==> job 1340 <==
==> flow/design.v <==
module floating_Mult(
    input               clk, 
    input               rst,
    input       [31:0]  OperandA,
    input       [31:0]  OperandB,
    input               in_valid,
    output              zero_exponent,  
    output              Exception,  
    output              NaN,  
    output reg          out_valid,
    output reg  [31:0]  out
);
    reg sign_out;
    reg normalize;  
    reg [7:0] Exponent_out;
    reg [22:0] Mantissa_out;
    reg [23:0] OperandA_reg, OperandB_reg;  
    reg [47:0] Mantissa_product;
    localparam BIAS = 127;
    always @(*) begin
        out = 32'b0;
        out_valid = 1'b0;
        sign_out = 1'b0;
        normalize = 1'b0;
        Exponent_out = 8'b0;
        Mantissa_out = 23'b0;
        OperandA_reg = 24'b0;
        OperandB_reg = 24'b0;
        Mantissa_product = 48'b0;
        if(~rst) begin
            out = 32'b0;
            out_valid = 1'b0;
        end
        else if(in_valid) begin 
            sign_out = OperandA[31] ^ OperandB[31];
       		OperandA_reg = (|OperandA[30:23]) ? {1'b1, OperandA[22:0]} : {1'b0, OperandA[22:0]};
            OperandB_reg = (|OperandB[30:23]) ? {1'b1, OperandB[22:0]} : {1'b0, OperandB[22:0]};
            Mantissa_product = OperandA_reg * OperandB_reg;
            normalize = Mantissa_product[47];  
            if(~normalize && ~zero_exponent) begin
      			Mantissa_product = Mantissa_product << 1 ;
      			Mantissa_out = Mantissa_product[46:24] + Mantissa_product[23] ;  
      			normalize = Mantissa_product[47];
      			Exponent_out = (OperandA[30:23] + OperandB[30:23] - BIAS);
    		end
  			else begin
  				Mantissa_out = Mantissa_product [46:24];  
  				Exponent_out = (OperandA[30:23] + OperandB[30:23] - BIAS) + normalize;
  			end
            if (zero_exponent) begin
                out = 32'b0;
                out_valid = 1'b1;
            end
            else if(NaN) begin
                out = {sign_out,8'b1111_1111, 23'b111_1111_1111_1111_1111_1111};
                out_valid = 1'b1;
            end
            else if(Exception) begin
                out = {sign_out,8'b1111_1111,23'b0};
                out_valid = 1'b1;
            end
            else if (normalize) begin
                out = {sign_out, Exponent_out, Mantissa_out};
                out_valid = 1'b1;
            end
        end
        else begin  
            out = 32'b0;
            out_valid = 1'b0;
        end
    end
    assign Exception = ( ( (&OperandA[30:23]) && (OperandA[22:0] == 0) )   || ( (&OperandB[30:23]) && (OperandB[22:0] == 0) ) ) ? 1'b1 : 1'b0;
    assign zero_exponent = ((OperandA[30:23] == 0) | (OperandB[30:23] == 0)) ? 1'b1 : 1'b0;
    assign NaN =( ( (OperandA[30:23] == 8'b1111_1111) && (OperandA [22:0] != 23'b0) ) || ( (OperandB[30:23] == 8'b1111_1111) && (OperandB [22:0] != 23'b0) ) ) ? 1 : 0; 
endmodule
module Adder(
    input               clk,
    input               rst,
    input       [31:0]  OperandA,
    input       [31:0]  OperandB,
    input               in_valid,
    output              Exception,  
    output              zero_exponent,
    output              NaN,
    output reg out_valid,
output reg [31:0] out
    );
reg signA;
reg [23:0] mantissaA;
reg [7:0] expA;
reg signB;
reg [23:0] mantissaB;
reg [7:0] expB, expB_new;
reg [24:0] mantissa_sum;
reg [23:0] mantissaB_shift;
reg sign_out;
reg [7:0] exp_out;
reg [22:0] mantissa_out;
reg [8:0] Diff_exponent;  
integer norm_i;
always @(*) begin
    out = 32'b0;
    out_valid = 1'b0;
    expB_new = 8'b0;
    mantissa_sum = 25'b0;
    mantissaB_shift = 24'b0;
    sign_out = 1'b0;
    exp_out = 8'b0;
    mantissa_out = 23'b0;
    Diff_exponent = 9'b0;
    signA = OperandA [31];
    expA = OperandA [30:23];
    mantissaA = (|OperandA[30:23]) ? {1'b1, OperandA[22:0]} : {1'b0, OperandA[22:0]};
    signB = OperandB [31];
    expB = OperandB [30:23];
    mantissaB = (|OperandB[30:23]) ? {1'b1, OperandB[22:0]} : {1'b0, OperandB[22:0]};
    if (~rst) begin
        out = 32'b0;
        out_valid = 1'b0;
    end
    else if(in_valid) begin
       if (expA < expB) begin
            {signA, expA, mantissaA, signB, expB, mantissaB} = {signB, expB, mantissaB, signA, expA, mantissaA};
        end
        Diff_exponent = expA - expB ;
        expB_new = expB + Diff_exponent ;
        mantissaB_shift = (Diff_exponent > 0) ? mantissaB >> Diff_exponent : mantissaB ;
        exp_out = expA;
        if(signA == signB) begin
            mantissa_sum = mantissaA + mantissaB_shift;
            sign_out = signA;
        end
        else begin
        if(mantissaA >= mantissaB_shift) begin
            mantissa_sum = mantissaA - mantissaB_shift;
            sign_out = signA;
        end
        else begin
            mantissa_sum = mantissaB_shift - mantissaA;
            sign_out = signB ;
        end
        end
        if(mantissa_sum[24]) begin
            mantissa_sum = mantissa_sum >> 1;  
            exp_out = exp_out + 1 ;
        end 
        for (norm_i = 0; norm_i < 24; norm_i = norm_i + 1)
            if (~ mantissa_sum[23] & (|mantissa_sum) )
            begin
            mantissa_sum = mantissa_sum << 1;
            exp_out = exp_out - 1;
            end
        mantissa_out = mantissa_sum[22:0];
         if(NaN) begin
            out = {sign_out,8'b1111_1111, 23'b111_1111_1111_1111_1111_1111};
            out_valid = 1'b1;
        end
        else if(Exception) begin
            out = {sign_out,8'b1111_1111,23'b0};
            out_valid = 1'b1;
        end
        else begin
            out = {sign_out, exp_out, mantissa_out};
            out_valid = 1'b1;
        end
    end
    else begin
        out_valid = 1'b0;
    end
end
assign NaN =( ( (OperandA[30:23] == 8'b1111_1111) && (OperandA [22:0] != 23'b0) ) || ( (OperandB[30:23] == 8'b1111_1111) && (OperandB [22:0] != 23'b0) ) ) ? 1 : 0;
assign Exception = ( ( (&OperandA[30:23]) && (OperandA[22:0] == 0) )   || ( (&OperandB[30:23]) && (OperandB[22:0] == 0) ) ) ? 1'b1 : 1'b0;
endmodule 
module Accumulator(
    input               clk, 
    input               rst,
    input    [31:0]     IN1,
    input               in_valid,
    input [7:0]         kernel_size,
    output reg [31:0]   Accumulator,
    output reg              output_valid
    );
wire [31:0] out;
wire [15:0] counter_tmp;
reg  [15:0] counter ;
assign counter_tmp = kernel_size*kernel_size;
always @(posedge clk or negedge rst) begin
    if(~rst) begin
        Accumulator <= 0;
        output_valid <= 0;
        counter <= 0;
    end
    else if (in_valid) begin
      counter <= counter + 1 ;
        if (counter == counter_tmp-1)
          begin
            counter <= 0;
            output_valid <= 1;
            Accumulator <= (counter == 0) ? IN1 : out;  
          end
        else if (counter == 0)begin
          Accumulator <= IN1;  
          output_valid <= 0;
        end
       else
         begin
        Accumulator <= out;
        output_valid <= 0;
         end
    end
    else begin
      Accumulator <= Accumulator;  
      output_valid <= 0;
      end
end
        Adder add_inst(
            .clk(clk),
            .rst(rst),
            .OperandA(IN1),
            .OperandB(Accumulator),
            .in_valid(in_valid),
            .Exception(),
            .zero_exponent(),
            .NaN(),
            .out_valid(),
            .out(out)
        );
endmodule 
module conv_mac (
    input         clk,
    input         rst,           
    input         in_valid,
    input  [31:0] OperandA,      
    input  [31:0] OperandB,      
    input  [7:0]  kernel_size,
    output        out_valid,
    output [31:0] result
);
wire        acc_en;
wire [31:0] mult_result;
floating_Mult multiplier(
    .clk(clk),
    .rst(rst),
    .OperandA(OperandA),
    .OperandB(OperandB),
    .in_valid(in_valid),
    .zero_exponent(),
    .Exception(),
    .NaN(),
    .out_valid(acc_en),
    .out(mult_result)
);
Accumulator accumulator(
    .clk(clk),
    .rst(rst),
    .IN1(mult_result),
    .in_valid(acc_en),
    .Accumulator(result),
    .output_valid(out_valid),
    .kernel_size(kernel_size)
);
endmodule
==> flow/run.sh <==
#!/bin/bash
# the make line also repeats each setting of config.mk as NAME=value (left out here)
make -C /OpenROAD-flow-scripts/flow DESIGN_CONFIG=/design/flow/config.mk WORK_HOME=/design/flow/orfs CLKGATE_MAP_FILE= finish
==> flow/config.mk <==
export PLATFORM = sky130hd
export DESIGN_NAME = conv_mac
export DESIGN_NICKNAME = conv_mac
export VERILOG_FILES = /design/flow/design.v
export SDC_FILE = /design/flow/constraint.sdc
export NUM_CORES = 4
export LEC_CHECK = 0
export ABC_AREA = 1
export CAP_MARGIN = 20
export CELL_PAD_IN_SITES_DETAIL_PLACEMENT = 0
export CELL_PAD_IN_SITES_GLOBAL_PLACEMENT = 2
export CORE_ASPECT_RATIO = 0.72
export CORE_MARGIN = 2
export CORE_UTILIZATION = 21
export CTS_CLUSTER_DIAMETER = 336
export CTS_CLUSTER_SIZE = 99
export GPL_ROUTABILITY_DRIVEN = 0
export MAX_ROUTING_LAYER = met4
export MIN_ROUTING_LAYER = met1
export PLACE_DENSITY_LB_ADDON = 0.3
export SLEW_MARGIN = 20
export TNS_END_PERCENT = 5
==> flow/constraint.sdc <==
create_clock -name core_clock -period 74.6 [get_ports {clk}]
set_input_delay 14.9200 -clock core_clock [delete_from_list [all_inputs] [get_ports {clk}]]
set_output_delay 14.9200 -clock core_clock [all_outputs]
set_load 0.01 [all_outputs]
==> inputs of job 752, as changes to job 1340 <==
- CELL_PAD_IN_SITES_GLOBAL_PLACEMENT: 2 -> 0
- CORE_ASPECT_RATIO: 0.72 -> 0.5
- CORE_UTILIZATION: 21 -> 43
==> notes <==
In flip-flop count, job 1340 and job 752 do not differ.
Against job 1340, the via count of job 752 is larger by about 1.8%.
Synthesized cell count is the same in job 1340 and job 752.
Between job 1340 and job 752, the lower hold slack is in job 1340 (gap 5.7 ps).
In job 752 the wire length is lower than in job 1340, by about 20%.
==> figures <==
| item | job 1340 | job 752 |
|---|---|---|
| Fin crit period | 54810 ps | 52650 ps |
| Chip footprint | 214000 um^2 | 106000 um^2 |
| Multi-input gate area | 36100 um^2 | 36100 um^2 |
| Status | no timing/DRC/antenna violations | no timing/DRC/antenna violations |
| Layout fillers | 24000 | 10900 |
| Total global-route track usage | 17.8% | 28.3% |
| Drt initial violations | 3566 | 5147 |
| Number of buffers outside the clock class in the layout | 181 | 172 |
| Total length of routed wires | 187 mm | 147 mm |
| Pre-CTS setup slack | 20150 ps | 22590 ps |
| Finished Cell Area | 48100 um^2 | 46300 um^2 |
| Antenna violations before repair | 6 | 3 |
| Number of iterations in the first detailed-routing pass | 6 | 7 |
